Setup of run D:
// life16
module life16(
    input clk,
    input load,
    input [255:0] data,
    output reg [255:0] q);
Size: ~260 flip-flops, ~0.057 mm² of cells after synthesis.
export LEC_CHECK = 0
export CAP_MARGIN = 35
export CELL_PAD_IN_SITES_GLOBAL_PLACEMENT = 0
export CORE_MARGIN = 2
export CORE_UTILIZATION = 69
export CTS_CLUSTER_SIZE = 34
export GPL_TIMING_DRIVEN = 1
export HOLD_SLACK_MARGIN = 0.27
export SETUP_SLACK_MARGIN = 1.05
export SLEW_MARGIN = 15
create_clock -name core_clock -period 3.53 [get_ports {clk}]
run.sh (not shown) runs the stock make flow with config.mk's settings and CLKGATE_MAP_FILE=.
Tool error GRT-0232 stopped run D during global routing; no final results.
What run C does differently from run D at the input level:
Settings: CAP_MARGIN: 35 -> 20; SETUP_SLACK_MARGIN: 1.05 -> unset; SLEW_MARGIN: 15 -> 0; HOLD_SLACK_MARGIN: 0.27 -> unset; CORE_UTILIZATION: 69 -> 55; CORE_ASPECT_RATIO: unset -> 1.7.
==> results <==
Compared with run D, in run C placed standard-cell area saw an increase; post-cts gate resize count saw a decrease. The HPWL reported at the end of detailed placement of run D and that of run C are within noise of each other. When run C is measured against run D, its core area turns out about 25% higher. The higher floorplan die width came out of run D. Share of async-settable or async-resettable flops after synthesis: run D vs run C identical. Looking at run C and run D, the number of distinct library cells after synthesis is a wash. Run C finished all stages; however, its layout fails the closing checks, the failures being setup timing.

========
Starting RTL as in the previous note.
export LEC_CHECK = 0
export CAP_MARGIN = 40
export CELL_PAD_IN_SITES_DETAIL_PLACEMENT = 1
export CELL_PAD_IN_SITES_GLOBAL_PLACEMENT = 1
export CORE_ASPECT_RATIO = 0.57
export CORE_MARGIN = 2
export CORE_UTILIZATION = 26
export GPL_ROUTABILITY_DRIVEN = 0
export HOLD_SLACK_MARGIN = 0.15
export MAX_ROUTING_LAYER = met5
export PLACE_DENSITY_LB_ADDON = 0.19
export SETUP_SLACK_MARGIN = 1.4
export SLEW_MARGIN = 20
export TNS_END_PERCENT = 95
create_clock -name core_clock -period 4.84 [get_ports {clk}]
Next try:
CAP_MARGIN = 10   (was 40)
CELL_PAD_IN_SITES_DETAIL_PLACEMENT = not set   (was 1)
CELL_PAD_IN_SITES_GLOBAL_PLACEMENT = not set   (was 1)
CORE_ASPECT_RATIO = not set   (was 0.57)
CORE_UTILIZATION = 72   (was 26)
GPL_ROUTABILITY_DRIVEN = not set   (was 0)
HOLD_SLACK_MARGIN = not set   (was 0.15)
MAX_ROUTING_LAYER = not set   (was met5)
PLACE_DENSITY_LB_ADDON = not set   (was 0.19)
SETUP_SLACK_MARGIN = 0.21   (was 1.4)
TNS_END_PERCENT = not set   (was 95)
clock period = 2.52 ns   (was 4.84 ns; I/O delays follow)
The changed run never finished: it broke off in clock tree synthesis. Die area shrinks by well over a third. Synthesized cell count does not change. Area after synthesis is unchanged.
Next try:
CAP_MARGIN = 20   (was 10)
CORE_UTILIZATION = 47   (was 72)
SETUP_SLACK_MARGIN = not set   (was 0.21)
clock period = 4.43 ns   (was 2.52 ns; I/O delays follow)
What happened:
- The new run passed the timing, DRC and antenna checks
- synthesized area does not change
- synthesized cell count is unchanged
- die area rises by 52%
Next try:
CORE_UTILIZATION = 72   (was 47)
SETUP_SLACK_MARGIN = -0.2   (was not set)
clock period = 2.15 ns   (was 4.43 ns; I/O delays follow)
This time the run never finished: it broke off in clock tree synthesis, error DPL-0038; die size fell by a quarter to a third; area after synthesis does not change; synthesized cell count is unchanged.
Next try:
CORE_UTILIZATION = 68   (was 72)
PLACE_DENSITY = 0.38   (was not set)
SETUP_SLACK_MARGIN = not set   (was -0.2)
clock period = 3.92 ns   (was 2.15 ns; I/O delays follow)
The changed run finished but failed the layout checks on negative setup slack.
Synthesized cell count is unchanged.
Area after synthesis stays the same.
Die area went up by a few percent.
Next try:
CORE_UTILIZATION = 66   (was 68)
CTS_CLUSTER_SIZE = 98   (was not set)
PLACE_DENSITY = 0.37   (was 0.38)
TNS_END_PERCENT = 10   (was not set)
clock period = 3.05 ns   (was 3.92 ns; I/O delays follow)
Effect:
- The new run reached the layout checks and failed them: negative setup slack
- final cell count went up by 11%
- flip-flop count stays the same
- non-clock buffer count went up by 771
- setup slack got worse by 0.96 ns
- wire length went up by 19%
- final area went up by 10%
- register-to-register slack got worse by 0.96 ns

========
life16 again, from the RTL that the note above started with.
clock: 2.52 ns
lec_check: 0
abc_area: 1
cap_margin: 10
core_aspect_ratio: 1.34
core_margin: 2
core_utilization: 72
cts_cluster_size: 99
setup_slack_margin: 0.21
slew_margin: 20
The baseline never finished: it broke off in global routing (5_1_grt) with GRT-0232.
Next try:
- ABC_AREA: 1 -> unset
- CAP_MARGIN: 10 -> 20
- CORE_ASPECT_RATIO: 1.34 -> unset
- CTS_CLUSTER_SIZE: 99 -> unset
- PLACE_DENSITY_LB_ADDON: unset -> 0.0
- SETUP_SLACK_MARGIN: 0.21 -> 0.83
- clock period: 2.52 -> 2.8 ns (I/O delays scaled with it)
The changed run aborted during clock tree synthesis (4_1_cts) (DPL-0038).
Synthesized area shrinks by a few percent.
Die area shrinks by a few percent.
Synthesized cell count shrinks by about a fifth.
Next try:
- ABC_AREA: unset -> 1
- CAP_MARGIN: 20 -> 10
- PLACE_DENSITY_LB_ADDON: 0.0 -> unset
- SETUP_SLACK_MARGIN: 0.83 -> -0.24
- TNS_END_PERCENT: unset -> 5
- clock period: 2.8 -> 2.52 ns (I/O delays scaled with it)
=> With this change the flow died in global routing (5_1_grt) (GRT-0232); synthesized area rose by 3.7%; die area goes up by 3.6%; synthesized cell count is higher by 27%.
Next try:
- ABC_AREA: 1 -> unset
- CAP_MARGIN: 10 -> 20
- CORE_UTILIZATION: 72 -> 40
- SETUP_SLACK_MARGIN: -0.24 -> unset
- TNS_END_PERCENT: 5 -> unset
- clock period: 2.52 -> 5.0 ns (I/O delays scaled with it)
The new run went through all stages and came out clean.
Die area goes up by 72%.
Area after synthesis goes down by 3.5%.
Synthesized cell count goes down by 21%.

========
== exp/onyx ==
life16 again, from the RTL that the note above started with.
==> flow/config.mk <==
export PLATFORM = sky130hd
export DESIGN_NAME = life16
export DESIGN_NICKNAME = life16
export VERILOG_FILES = /design/flow/design.v
export SDC_FILE = /design/flow/constraint.sdc
export NUM_CORES = 4
export LEC_CHECK = 0
export CAP_MARGIN = 35
export CELL_PAD_IN_SITES_GLOBAL_PLACEMENT = 0
export CORE_MARGIN = 2
export CORE_UTILIZATION = 69
export CTS_CLUSTER_SIZE = 34
export GPL_TIMING_DRIVEN = 1
export SETUP_SLACK_MARGIN = 1.03
export SLEW_MARGIN = 15
==> flow/constraint.sdc <==
create_clock -name core_clock -period 3.53 [get_ports {clk}]
set_input_delay 0.7060 -clock core_clock [delete_from_list [all_inputs] [get_ports {clk}]]
set_output_delay 0.7060 -clock core_clock [all_outputs]
set_load 0.01 [all_outputs]
Flow for exp/onyx halted at 5_1_grt, error code GRT-0232.
Input changes introduced in exp/violet (baseline for comparison: exp/onyx):
-- flow/config.mk --
<<< exp/onyx, line 10
export CORE_MARGIN = 2
export CORE_UTILIZATION = 69
export CTS_CLUSTER_SIZE = 34
export GPL_TIMING_DRIVEN = 1
export SETUP_SLACK_MARGIN = 1.03
export SLEW_MARGIN = 15
>>> exp/violet, line 10
export CORE_MARGIN = 2
export CORE_UTILIZATION = 66
export CTS_CLUSTER_SIZE = 34
export GPL_TIMING_DRIVEN = 1
export SETUP_SLACK_MARGIN = -0.21
export SLEW_MARGIN = 15
--- outcome ---
| exp/violet | all stages done | FAIL | negative setup slack |
exp/violet against exp/onyx: cell area after technology mapping roughly the same, die area higher.
NOTE placed wire-length estimate after detailed placement exp/onyx->exp/violet decreased by a few percent
The higher pre-placement core utilization of exp/onyx and exp/violet is in exp/onyx.

========
## nickel
The RTL this note starts from:
==> flow/design.v <==
module life16(
    input clk,
    input load,
    input [255:0] data,
    output reg [255:0] q);
reg [3:0] sum;    
always @(posedge clk) begin
    if (load) begin q <= data; end
    else begin
        for (integer count = 0 ; count < 256 ; count++) begin
        if (count == 0) begin
            sum = q[1] + q[15] + q[16] + q[17] + q[31] + q[240] + q[241] +  q[255]; 
        end else if (count == 15) begin
            sum = q[14] + q[16] + q[0] + q[31] + q[240] + q[254] + q[30]  + q[255];
        end else if (count == 240) begin
            sum = q[0] + q[1] + q[15] + q[239] + q[241] + q[224] + q[225] + q[255];
        end else if (count == 255) begin
            sum = q[0] + q[14] +  q[15] + q[224] + q[238] + q[240] + q[239] + q[254];
        end else if (count > 0 && count < 15) begin
            sum = q[count -1] + q[count +1] + q[count +16] + q[count +15] + q[count +17] + q[count + 240] + q[count +239] + q[count +241];
        end else if (count % 16 == 0) begin 
            sum = q[count -1] + q[count +1] + q[count +15] + q[count +16] + q[count +17] + q[count -15] + q[count -16] + q[count +31];
        end else if (count % 16 == 15)  begin
            sum = q[count -1] + q[count +1] + q[count +15] + q[count -15]  + q[count +16] + q[count -16] + q[count -17]  + q[count -31];
        end else if (count > 240 && count < 255) begin
            sum = q[count -1] + q[count +1] + q[count - 15] + q[count - 16] + q[count - 17] + q[count - 240] + q[count - 241] + q[count - 239];
        end else begin
            sum = q[count -1] + q[count +1] + q[count -15] + q[count -16]  + q[count -17] + q[count +15] + q[count +16] + q[count +17];
        end
        if ((sum == 0 || sum == 1) || (sum >= 4)) begin
         	q[count] <= 0;
    	end else if (sum == 3) begin
         	q[count] <= 1;
    	end
    end
    end
end
endmodule
clock: 3.85 ns
lec_check: 0
cap_margin: 15
core_margin: 2
core_utilization: 70
cts_cluster_size: 24
hold_slack_margin: -0.09
setup_slack_margin: -0.31
slew_margin: 20
The layout from nickel, despite a flow that completed every stage, fails the layout checks, with the failing checks listed as setup timing.
Setup changes, nickel to raven
- CORE_UTILIZATION: 70 -> 40
- SETUP_SLACK_MARGIN: -0.31 -> unset
- HOLD_SLACK_MARGIN: -0.09 -> unset
- CTS_CLUSTER_SIZE: 24 -> unset
- CAP_MARGIN: 15 -> 20
- the clock period (ns, I/O delays scaled along): 3.85 -> 4.43
Results
Number of well-tap cells placed: raven > nickel. For the via count of the first global-routing pass, raven came in 2,272 lower than nickel did. End point of the critical path = q[224]: nickel; end point of the critical path = q[249]: raven. raven | status: complete | timing, DRC, antenna: pass. nickel -> raven: sum of met3 wire segment lengths after detailed routing decreased by more than a quarter.
### raven -> cedar
- putting CTS_CLUSTER_SIZE at 24 where nothing was set
- swapping 40 for 70 in CORE_UTILIZATION
- putting HOLD_SLACK_MARGIN at -0.09 where nothing was set
- swapping 4.43 for 3.85 in the clock period (ns, I/O delays scaled along)
[summary]
- NOTE starting DRC count in detailed routing raven->cedar increased by more than a quarter
- To summarise cedar: no stage aborted, but the layout did not pass its checks, failing on setup timing.
- Fmax | cedar above raven
- cedar -> raven: critical path depth delta 0, exact match
- Re clock skew after layout: cedar is 5.6 ps up on raven.
- cedar: number of search-and-repair iterations in the first detailed-routing pass is 1 higher than what raven reported.
- The met2 usage in global routing number comes out lower for raven vs cedar.
- Endpoint of the most critical setup path: q[249] -> raven, q[134] -> cedar
- cedar against raven: pre-CTS worst setup slack has decreased, worst hold slack has increased.
Inputs modified between cedar and sierra:
- HOLD_SLACK_MARGIN no longer set, was -0.09
- CTS_CLUSTER_SIZE now 36, was 24
- SETUP_SLACK_MARGIN now 1.06, previously not set
- CTS_CLUSTER_DIAMETER now 28, previously not set
- the clock period (ns, I/O delays scaled along) now 3.78, was 3.85
==> comparison <==
None of the runs cedar and sierra ends with a clean layout.
sierra did not finish; a tool error ended it in global routing.
The flow completed for cedar, but it is not clean: the layout still shows setup timing.
Diff cedar..sierra | yosys synthesis chip area | unchanged
Delta(routability congestion estimate, sierra - cedar) > 0
Compared sierra against cedar; proportion of synthesized flip-flops having asynchronous set or reset within noise.
sierra and cedar ended up with roughly the same die area.
Comparing sierra against cedar, there is no change at all in tally of unique sky130hd cells used after synthesis.
Sort cedar and sierra by placement-stage worst setup slack asc -> top: sierra
Against cedar as the reference, sierra delivers a higher number of buffers created by CTS.
Comparing cedar and sierra, post-cts repair resize count is lower on cedar.
Looking at number of placed cells counting well taps across cedar and sierra, the one that comes out lower is sierra.
--- input diff sierra..violet ---
- a deleted SETUP_SLACK_MARGIN that had been 1.06
- a deleted CTS_CLUSTER_DIAMETER that had been 28
- a deleted CTS_CLUSTER_SIZE that had been 36
- a change of CORE_UTILIZATION from 70 to 59
- a change of the clock period (ns, I/O delays scaled along) from 3.78 to 2.52
Notes after the runs:
Of sierra and violet, only sierra never reached the final stage.
Complete run, failing final checks: violet, reason setup timing.
Cell area reported after detailed placement, sierra and violet: smaller value in sierra
Taking sierra as the reference, in violet total cells reported by yosys after synthesis held, area enclosed by the die boundary went up 18%.
Of the two candidates, sierra has the better core footprint and violet the worse one.
Clock sink count: sierra vs violet identical
When violet is measured against sierra, its number of buffers inserted during clock tree synthesis turns out 77 lower.
Compared with sierra, in violet instance count after placement with tap cells included increased 923; final RePlAce weighted congestion decreased about 6%; starting utilization of the core area decreased 11 points; detailed placement HPWL increased 5.0%; yosys-reported design area after synthesis essentially unchanged.

========
Starts from the design.v that is shown in full above.
clock: 3.53 ns
lec_check: 0
cap_margin: 35
cell_pad_in_sites_global_placement: 0
core_margin: 2
core_utilization: 69
cts_cluster_size: 34
gpl_timing_driven: 1
setup_slack_margin: 0.97
slew_margin: 15
The starting point died in 5_1_grt.
Edit:
- CORE_UTILIZATION: 69 -> 72
- CTS_CLUSTER_SIZE: 34 -> 81
- PLACE_DENSITY: default -> 0.66
- SETUP_SLACK_MARGIN: 0.97 -> 1.01
- SLEW_MARGIN: 15 -> 0
- clock period: 3.53 -> 1.73 ns (I/O delays scaled with it)
What happened: The changed run failed in 4_1_cts; synthesized cell count stays the same; synthesized area is unchanged; die area shrinks by a few percent.
Edit:
- CORE_UTILIZATION: 72 -> 69
- CTS_CLUSTER_SIZE: 81 -> 34
- PLACE_DENSITY: 0.66 -> default
- SETUP_SLACK_MARGIN: 1.01 -> 0.91
- SLEW_MARGIN: 0 -> 15
- clock period: 1.73 -> 3.53 ns (I/O delays scaled with it)
Result:
- The changed run failed in 5_1_grt on GRT-0232
- synthesized cell count stays the same
- die area is higher by 4.3%
- area after synthesis stays the same
Edit:
- CAP_MARGIN: 35 -> 20
- CELL_PAD_IN_SITES_GLOBAL_PLACEMENT: 0 -> default
- CORE_UTILIZATION: 69 -> 67
- CTS_CLUSTER_SIZE: 34 -> default
- GPL_TIMING_DRIVEN: 1 -> default
- HOLD_SLACK_MARGIN: default -> -0.09
- SETUP_SLACK_MARGIN: 0.91 -> default
- SLEW_MARGIN: 15 -> 20
- clock period: 3.53 -> 4.07 ns (I/O delays scaled with it)
This time the run finished clean; synthesized cell count is unchanged; area after synthesis does not change; die size came out higher by 2.9%.
Edit:
- CELL_PAD_IN_SITES_DETAIL_PLACEMENT: default -> 1
- CORE_ASPECT_RATIO: default -> 1.66
- CORE_UTILIZATION: 67 -> 40
- HOLD_SLACK_MARGIN: -0.09 -> default
- clock period: 4.07 -> 5.0 ns (I/O delays scaled with it)
The new run passed the timing, DRC and antenna checks.
Core utilization shrinks by 34 points.
Synthesized cell count stays the same.
Wire length grows by 21%.
Setup slack improved by 0.45 ns.
Register-to-register slack improved by 0.45 ns.
Fmax shrinks by 11%.
Final area shrinks by 3.2%.

========
Starts from the design.v that is shown in full above.
export LEC_CHECK = 0
export ABC_AREA = 1
export CAP_MARGIN = 20
export CORE_MARGIN = 2
export CORE_UTILIZATION = 70
export SETUP_SLACK_MARGIN = 0.01
export SLEW_MARGIN = 20
create_clock -name core_clock -period 2.15 [get_ports {clk}]
The starting point completed and failed the layout checks on setup timing.
Change:
- ABC_AREA: 1 -> unset
- CAP_MARGIN: 20 -> 15
- CTS_CLUSTER_SIZE: unset -> 24
- HOLD_SLACK_MARGIN: unset -> -0.09
- MAX_ROUTING_LAYER: unset -> met4
- SETUP_SLACK_MARGIN: 0.01 -> unset
- clock period: 2.15 -> 3.75 ns (I/O delays scaled with it)
The changed run produced a layout that fails on setup timing.
Die area decreases by about 3.5%.
Flip-flop count is unchanged.
Routed wire length decreases by about 3.5%.
Register-to-register slack improves by 1.9 ns.
Clock skew decreases by 0.0071 ns.
Worst hold slack improves by 0.48 ns.
Worst setup slack improves by 1.9 ns.
